run A:
Design MIPS, start of the top module:
module MIPS(clk, reset, imem_addr, imem_data, dmem_addr, dmem_wdata, dmem_we, dmem_rdata);
Size: ~4000 cells after synthesis, roughly 60000 um^2 of cells after synthesis.
export LEC_CHECK = 0
export CAP_MARGIN = 20
export CORE_MARGIN = 2
export CORE_UTILIZATION = 65
export SLEW_MARGIN = 20
create_clock -name core_clock -period 19.2 [get_ports {clk}]
run.sh (not shown) runs the stock make flow with config.mk's settings and CLKGATE_MAP_FILE=.
The flow for run A finished, though final verification flagged setup timing.
## Diff of input files: run B against run A
- setting TNS_END_PERCENT to 5 for the first time
- setting MAX_ROUTING_LAYER to met4 for the first time
- setting SETUP_SLACK_MARGIN to 3.48 for the first time
- setting HOLD_SLACK_MARGIN to -0.09 for the first time
- changing the clock period (ns, I/O delays scaled along) from 19.2 to 13.4
--- outcome ---
In run B the implementation ran to completion but is not tape-out ready, as the final checks report setup timing.
Between run A and run B, the static leakage is lower for run A.
Run A -> run B: area after synthesis delta 0, exact match
The wire length in run B was higher than what run A gave.
The clock latency reported for the late side of the worst-skew pair of run B is higher than that of run A.
The more densely filled core belongs to run B, not run A.
Summary of run B over run A: placed cell count went up; least setup slack across all paths after layout now sits lower; critical path depth went down 2; worst hold-check slack did not really move.
Run B ends up with a period utilization that is 53 points higher than in run A.
diff inputs: run B => run C
- CORE_UTILIZATION: 65 -> 66
- SETUP_SLACK_MARGIN: 3.48 -> -1.44
- MAX_ROUTING_LAYER: met4 -> unset
- HOLD_SLACK_MARGIN: -0.09 -> unset
- the clock period (ns, I/O delays scaled along): 13.4 -> 19.7
Notes after the runs:
For HPWL after detailed placement, dividing the value from run C by the value from run B gives 0.868. In the final reports, the cell area of run C is smaller than that of run B. Fmax | run C vs run B | run C faster. Comparing run B with run C, the storage element area came out essentially unchanged. Between run B and run C, the flow reports total power decreasing by more than a quarter. Run B: flow complete, layout not clean; failing: setup timing. Every stage of run C finished as expected; the final checks, on the other hand, flagged setup timing, which means the layout fails.

========
Starting RTL as in the previous note.
make LEC_CHECK=0 ABC_AREA=1 CAP_MARGIN=20 CELL_PAD_IN_SITES_DETAIL_PLACEMENT=2 CELL_PAD_IN_SITES_GLOBAL_PLACEMENT=3 CORE_MARGIN=2 CORE_UTILIZATION=40 CTS_CLUSTER_DIAMETER=119 GPL_ROUTABILITY_DRIVEN=1 GPL_TIMING_DRIVEN=0 HOLD_SLACK_MARGIN=0.26 MAX_ROUTING_LAYER=met4 SETUP_SLACK_MARGIN=5.0 SLEW_MARGIN=0 TNS_END_PERCENT=15 finish   # period 23.6 ns
The baseline ran to the end with violations: max-capacitance violations, max-slew violations, negative setup slack.
Then changed:
==> flow/config.mk (replaced) <==
export PLATFORM = sky130hd
export DESIGN_NAME = MIPS
export DESIGN_NICKNAME = MIPS
export VERILOG_FILES = /design/flow/design.v
export SDC_FILE = /design/flow/constraint.sdc
export NUM_CORES = 4
export LEC_CHECK = 0
export CAP_MARGIN = 20
export CORE_MARGIN = 2
export CORE_UTILIZATION = 40
export SLEW_MARGIN = 20
==> flow/constraint.sdc (replaced) <==
create_clock -name core_clock -period 24.0 [get_ports {clk}]
set_input_delay 4.8000 -clock core_clock [delete_from_list [all_inputs] [get_ports {clk}]]
set_output_delay 4.8000 -clock core_clock [all_outputs]
set_load 0.01 [all_outputs]
Now the flow went through all stages and came out clean.
Sequential power went down by about 2%.
Sequential share of layout area went up by 5.8 points.
Global-route usage goes down by 26 points.
Final area is lower by 11%.
Utilization is lower by 2.7 points.
Synthesized area shrinks by 6.2%.
Clock power came out lower by about 11%.
Clock-buffer cell count is lower by 22.
Power drops by about 12%.
Non-clock buffer count goes down by 497.
Routed wire length went down by 51%.
Then changed:
--- a/flow/config.mk
+++ b/flow/config.mk
@@ -8,4 +8,6 @@
 export CAP_MARGIN = 20
 export CORE_MARGIN = 2
-export CORE_UTILIZATION = 40
+export CORE_UTILIZATION = 70
+export CTS_CLUSTER_DIAMETER = 203
+export CTS_CLUSTER_SIZE = 20
 export SLEW_MARGIN = 20
==> flow/constraint.sdc (replaced) <==
create_clock -name core_clock -period 19.2 [get_ports {clk}]
set_input_delay 3.8400 -clock core_clock [delete_from_list [all_inputs] [get_ports {clk}]]
set_output_delay 3.8400 -clock core_clock [all_outputs]
set_load 0.01 [all_outputs]
=> With this change the flow produced a layout that fails on negative setup slack. Routed wire length is higher by 0.78%. Clock skew went up by 0.017 ns. Combinational power went up by 32%. Setup slack got worse by 4.0 ns.
Then changed:
--- a/flow/config.mk
+++ b/flow/config.mk
@@ -8,6 +8,4 @@
 export CAP_MARGIN = 20
 export CORE_MARGIN = 2
-export CORE_UTILIZATION = 70
-export CTS_CLUSTER_DIAMETER = 203
-export CTS_CLUSTER_SIZE = 20
+export CORE_UTILIZATION = 59
 export SLEW_MARGIN = 20
==> flow/constraint.sdc (replaced) <==
create_clock -name core_clock -period 13.2 [get_ports {clk}]
set_input_delay 2.6400 -clock core_clock [delete_from_list [all_inputs] [get_ports {clk}]]
set_output_delay 2.6400 -clock core_clock [all_outputs]
set_load 0.01 [all_outputs]
- The changed run completed and failed the layout checks on negative setup slack
- area after synthesis is unchanged
- maximum frequency shrinks by 1.1%
- clock skew drops by 0.0058 ns
- global-route usage drops by 5.2 points
- setup slack is worse by 6.3 ns
- via count came out higher by 3.9%
Then changed:
--- a/flow/config.mk
+++ b/flow/config.mk
@@ -8,4 +8,7 @@
 export CAP_MARGIN = 20
 export CORE_MARGIN = 2
-export CORE_UTILIZATION = 59
+export CORE_UTILIZATION = 65
+export MAX_ROUTING_LAYER = met4
+export SETUP_SLACK_MARGIN = 4.12
 export SLEW_MARGIN = 20
+export TNS_END_PERCENT = 5
==> flow/constraint.sdc (replaced) <==
create_clock -name core_clock -period 15.2 [get_ports {clk}]
set_input_delay 3.0400 -clock core_clock [delete_from_list [all_inputs] [get_ports {clk}]]
set_output_delay 3.0400 -clock core_clock [all_outputs]
set_load 0.01 [all_outputs]
What happened: The changed run finished but failed the layout checks on negative setup slack; synthesized area is unchanged; total power goes down by 13%; hold slack is about the same; global-route usage goes up by 8.8 points.
Then changed:
--- a/flow/config.mk
+++ b/flow/config.mk
@@ -8,7 +8,5 @@
 export CAP_MARGIN = 20
 export CORE_MARGIN = 2
-export CORE_UTILIZATION = 65
-export MAX_ROUTING_LAYER = met4
-export SETUP_SLACK_MARGIN = 4.12
+export CORE_UTILIZATION = 45
+export SETUP_SLACK_MARGIN = 3.36
 export SLEW_MARGIN = 20
-export TNS_END_PERCENT = 5
==> flow/constraint.sdc (replaced) <==
create_clock -name core_clock -period 11.6 [get_ports {clk}]
set_input_delay 2.3200 -clock core_clock [delete_from_list [all_inputs] [get_ports {clk}]]
set_output_delay 2.3200 -clock core_clock [all_outputs]
set_load 0.01 [all_outputs]
Effect: The changed run finished but failed the layout checks on negative setup slack; critical path depth falls by 3; design area rises by 5.6%; clock power increases by 35%; worst setup slack loses 3.5 ns; combinational power increases by 41%.

========
Setup of PW:
MIPS again, from the RTL that the note above started with.
make LEC_CHECK=0 CAP_MARGIN=15 CORE_ASPECT_RATIO=0.87 CORE_MARGIN=2 CORE_UTILIZATION=67 GPL_ROUTABILITY_DRIVEN=1 PLACE_DENSITY_LB_ADDON=0.08 SETUP_SLACK_MARGIN=4.55 SLEW_MARGIN=40 finish   # period 16.9 ns
Although it ran to completion, PW produced a layout that fails the final checks because of negative setup slack.
--- input diff PW..JK ---
Settings: PLACE_DENSITY_LB_ADDON: 0.08 -> unset; CORE_UTILIZATION: 67 -> 61; SETUP_SLACK_MARGIN: 4.55 -> 3.57; CORE_ASPECT_RATIO: 0.87 -> unset; CAP_MARGIN: 15 -> 20; GPL_ROUTABILITY_DRIVEN: 1 -> unset; SLEW_MARGIN: 40 -> 20; TNS_END_PERCENT: unset -> 5; the clock period (ns, I/O delays scaled along): 16.9 -> 13.2.
==> results <==
- JK: all stages done; final checks FAILED (negative setup slack).
- From PW to JK the numbers moved as follows: die area moved up; total power per unit cell area went up by 29 nW/um^2; part of the power in registers lower; power consumption now sits higher.
- Diff PW -> JK: total number of vias up about 4%; hold slack down 6.0 ps; number of well-tap cells placed up 91.

========
raven:
MIPS again, from the RTL that the note above started with.
Design MIPS, start of the top module:
module MIPS(clk, reset, imem_addr, imem_data, dmem_addr, dmem_wdata, dmem_we, dmem_rdata);
==> flow/config.mk <==
export PLATFORM = sky130hd
export DESIGN_NAME = MIPS
export DESIGN_NICKNAME = MIPS
export VERILOG_FILES = /design/flow/design.v
export SDC_FILE = /design/flow/constraint.sdc
export NUM_CORES = 4
export LEC_CHECK = 0
export CAP_MARGIN = 35
export CORE_MARGIN = 2
export CORE_UTILIZATION = 70
export CTS_CLUSTER_DIAMETER = 203
export CTS_CLUSTER_SIZE = 20
export PLACE_DENSITY = 0.76
export SLEW_MARGIN = 20
==> flow/constraint.sdc <==
create_clock -name core_clock -period 18.5 [get_ports {clk}]
set_input_delay 3.7000 -clock core_clock [delete_from_list [all_inputs] [get_ports {clk}]]
set_output_delay 3.7000 -clock core_clock [all_outputs]
set_load 0.01 [all_outputs]
To summarise raven: no stage aborted, but the layout did not pass its checks, failing on setup timing.
Here is what was changed in the inputs of garnet compared with raven.
Settings: setting CELL_PAD_IN_SITES_GLOBAL_PLACEMENT to 2 for the first time; removing PLACE_DENSITY (formerly 0.76); removing CTS_CLUSTER_DIAMETER (formerly 203); changing CORE_UTILIZATION from 70 to 32; setting MIN_ROUTING_LAYER to met2 for the first time; removing CTS_CLUSTER_SIZE (formerly 20); changing CAP_MARGIN from 35 to 20; changing the clock period (ns, I/O delays scaled along) from 18.5 to 24.0.
[summary]
- garnet: done, clean on timing, DRC and antenna
- Between raven and garnet, the flop and latch count out of synthesis figures differ only marginally.
- Looking at part of the cycle the worst path needs, garnet sits 26 points below raven.
- Relative to raven, clock network fraction of design power has increased by 13 points in garnet.
- NOTE: register-to-register setup slack in garnet exceeds that of raven
Setup changes, garnet to ember
Settings: MIN_ROUTING_LAYER removed (was met2); CORE_UTILIZATION changed from 32 to 54; CELL_PAD_IN_SITES_GLOBAL_PLACEMENT removed (was 2); the clock period (ns, I/O delays scaled along) changed from 24.0 to 23.7.
--- outcome ---
Combinational power share: higher on garnet
garnet -> ember: maximum achievable frequency increased slightly
Number of max-slew violations in the final report came out exactly the same in garnet and ember.
Going from garnet to ember, the number of global-route vias before repair was found to have gone down by about 32%.
Final worst-path setup slack, garnet and ember, higher one = ember.
Summary of ember over garnet: part of the cycle the worst path needs went down by 0.51 points; post-synthesis instance area shows no meaningful change.
[inputs] lagoon vs ember
Settings: swapping 54 for 40 in CORE_UTILIZATION; swapping 23.7 for 18.2 in the clock period (ns, I/O delays scaled along).
==> results <==
Diff ember and lagoon: minimum period implied by the final worst setup slack higher in ember
lagoon: placed wire-length estimate after detailed placement lower than ember
Sort ember and lagoon by max-slew headroom at the worst pin, ascending, and lagoon comes first.
Final checks on lagoon, whose flow otherwise completed, came back failing, citing setup timing.
Sequential share of layout area (higher): ember
Setup slack in lagoon is smaller than in ember.
Input-level comparison between juniper and lagoon:
Settings: a change of CORE_UTILIZATION from 40 to 58; an added TNS_END_PERCENT of 5; a change of the clock period (ns, I/O delays scaled along) from 18.2 to 15.2.
==> comparison <==
- In juniper the implementation completed, yet the final layout does not meet the checks, the culprit being setup timing.
- Going from lagoon to juniper, non-clock buffer area fraction after layout grows by 6.0 points.
- Length in cells of the worst reg-to-reg path: lagoon and juniper compared, higher one is juniper
- juniper against lagoon: clock power share went down by 0.5 points, final routed wire length divided by cell count now larger, upper clock frequency limit went down by about 1.4%, met2 wire length higher.

========
zinc:
MIPS again, from the RTL that the note above started with.
==> flow/config.mk <==
export PLATFORM = sky130hd
export DESIGN_NAME = MIPS
export DESIGN_NICKNAME = MIPS
export VERILOG_FILES = /design/flow/design.v
export SDC_FILE = /design/flow/constraint.sdc
export NUM_CORES = 4
export LEC_CHECK = 0
export CAP_MARGIN = 20
export CORE_MARGIN = 2
export CORE_UTILIZATION = 40
export CTS_CLUSTER_SIZE = 86
export GPL_ROUTABILITY_DRIVEN = 0
export PLACE_DENSITY_LB_ADDON = 0.03
export SLEW_MARGIN = 20
==> flow/constraint.sdc <==
create_clock -name core_clock -period 24.0 [get_ports {clk}]
set_input_delay 4.8000 -clock core_clock [delete_from_list [all_inputs] [get_ports {clk}]]
set_output_delay 4.8000 -clock core_clock [all_outputs]
set_load 0.01 [all_outputs]
--- input diff zinc..indigo ---
# zinc
export LEC_CHECK = 0
export CAP_MARGIN = 20
export CORE_MARGIN = 2
export CORE_UTILIZATION = 40
export CTS_CLUSTER_SIZE = 86
export GPL_ROUTABILITY_DRIVEN = 0
export PLACE_DENSITY_LB_ADDON = 0.03
export SLEW_MARGIN = 20
create_clock -name core_clock -period 24.0 [get_ports {clk}]
# indigo
export LEC_CHECK = 0
export CAP_MARGIN = 20
export CORE_MARGIN = 2
export CORE_UTILIZATION = 65
export SETUP_SLACK_MARGIN = 2.76
export SLEW_MARGIN = 20
export TNS_END_PERCENT = 5
create_clock -name core_clock -period 13.4 [get_ports {clk}]
[summary]
indigo had finished all stages when the layout checks came back failing, citing setup timing.
zinc -> indigo: combinational power increased by more than 100%
Count of cells resized by post-cts repair up 34 in indigo wrt zinc
Looking at met3 capacity usage during global routing, indigo sits 14 points higher than zinc does.
Going from zinc to indigo, net switching power grew by 1200 µW; core utilization before placement went up; signal arrival time at the worst endpoint saw a decrease.
indigo does worse than zinc on design area.
## Diff of input files: willow against indigo
# indigo
export LEC_CHECK = 0
export CAP_MARGIN = 20
export CORE_MARGIN = 2
export CORE_UTILIZATION = 65
export SETUP_SLACK_MARGIN = 2.76
export SLEW_MARGIN = 20
export TNS_END_PERCENT = 5
create_clock -name core_clock -period 13.4 [get_ports {clk}]
# willow
export LEC_CHECK = 0
export CAP_MARGIN = 20
export CORE_MARGIN = 2
export CORE_UTILIZATION = 58
export CTS_CLUSTER_DIAMETER = 81
export HOLD_SLACK_MARGIN = -0.09
export SLEW_MARGIN = 20
export TNS_END_PERCENT = 5
create_clock -name core_clock -period 12.6 [get_ports {clk}]
## What came out
In the metrics for willow and indigo, the one carrying the lower shortest clock period the worst path allows after layout is indigo.
Multi-input gate area in the final layout was higher in indigo than in willow.
indigo ended up with fewer cell instances than willow did.
Higher met3 usage was reported by indigo, not willow.
indigo → willow: design area went up 1.1%; hold slack went down 0.0065 ns.
The total power of willow exceeds that of indigo by 6.4%.
When the final numbers for willow and indigo were put side by side, the part of the total power dissipated in the clock network turned out to be smaller in indigo.
Although willow finished all stages, its layout failed final checks on setup timing.

========
MIPS again, from the RTL that the note above started with.
## MIPS
module MIPS(clk, reset, imem_addr, imem_data, dmem_addr, dmem_wdata, dmem_we, dmem_rdata);
==> flow/config.mk <==
export PLATFORM = sky130hd
export DESIGN_NAME = MIPS
export DESIGN_NICKNAME = MIPS
export VERILOG_FILES = /design/flow/design.v
export SDC_FILE = /design/flow/constraint.sdc
export NUM_CORES = 4
export LEC_CHECK = 0
export ABC_AREA = 0
export CAP_MARGIN = 35
export CELL_PAD_IN_SITES_DETAIL_PLACEMENT = 1
export CELL_PAD_IN_SITES_GLOBAL_PLACEMENT = 2
export CORE_MARGIN = 5
export CORE_UTILIZATION = 40
export CTS_CLUSTER_SIZE = 86
export GPL_ROUTABILITY_DRIVEN = 0
export GPL_TIMING_DRIVEN = 0
export MAX_ROUTING_LAYER = met4
export MIN_ROUTING_LAYER = met1
export PLACE_DENSITY = 0.37
export SLEW_MARGIN = 15
==> flow/constraint.sdc <==
create_clock -name core_clock -period 41.6 [get_ports {clk}]
set_input_delay 8.3200 -clock core_clock [delete_from_list [all_inputs] [get_ports {clk}]]
set_output_delay 8.3200 -clock core_clock [all_outputs]
set_load 0.01 [all_outputs]
The first run ran to the end with no violations.
Change:
Settings changed: ABC_AREA 0 to not set, CAP_MARGIN 35 to 0, CELL_PAD_IN_SITES_DETAIL_PLACEMENT 1 to not set, CORE_MARGIN 5 to 2, CORE_UTILIZATION 40 to 32, CTS_CLUSTER_SIZE 86 to 37, GPL_ROUTABILITY_DRIVEN 0 to not set, GPL_TIMING_DRIVEN 0 to not set, MAX_ROUTING_LAYER met4 to not set, PLACE_DENSITY 0.37 to not set, SLEW_MARGIN 15 to 20.
Clock period 41.6 ns to 24.0 ns, I/O delays scaled along.
What happened: The changed run ran to the end with no violations. First-iteration DRC count is lower by 46%. Register-to-register slack got worse by 10000 ps. Setup slack got worse by 10000 ps. Wire length is lower by 25%. Sequential share of layout area is higher by 2.0 points. Design area is lower by 4.0%. Power is higher by about 70%. Final cell count is higher by 1.7%.
No activity file was given, so power comes from the tool's default toggle rates.
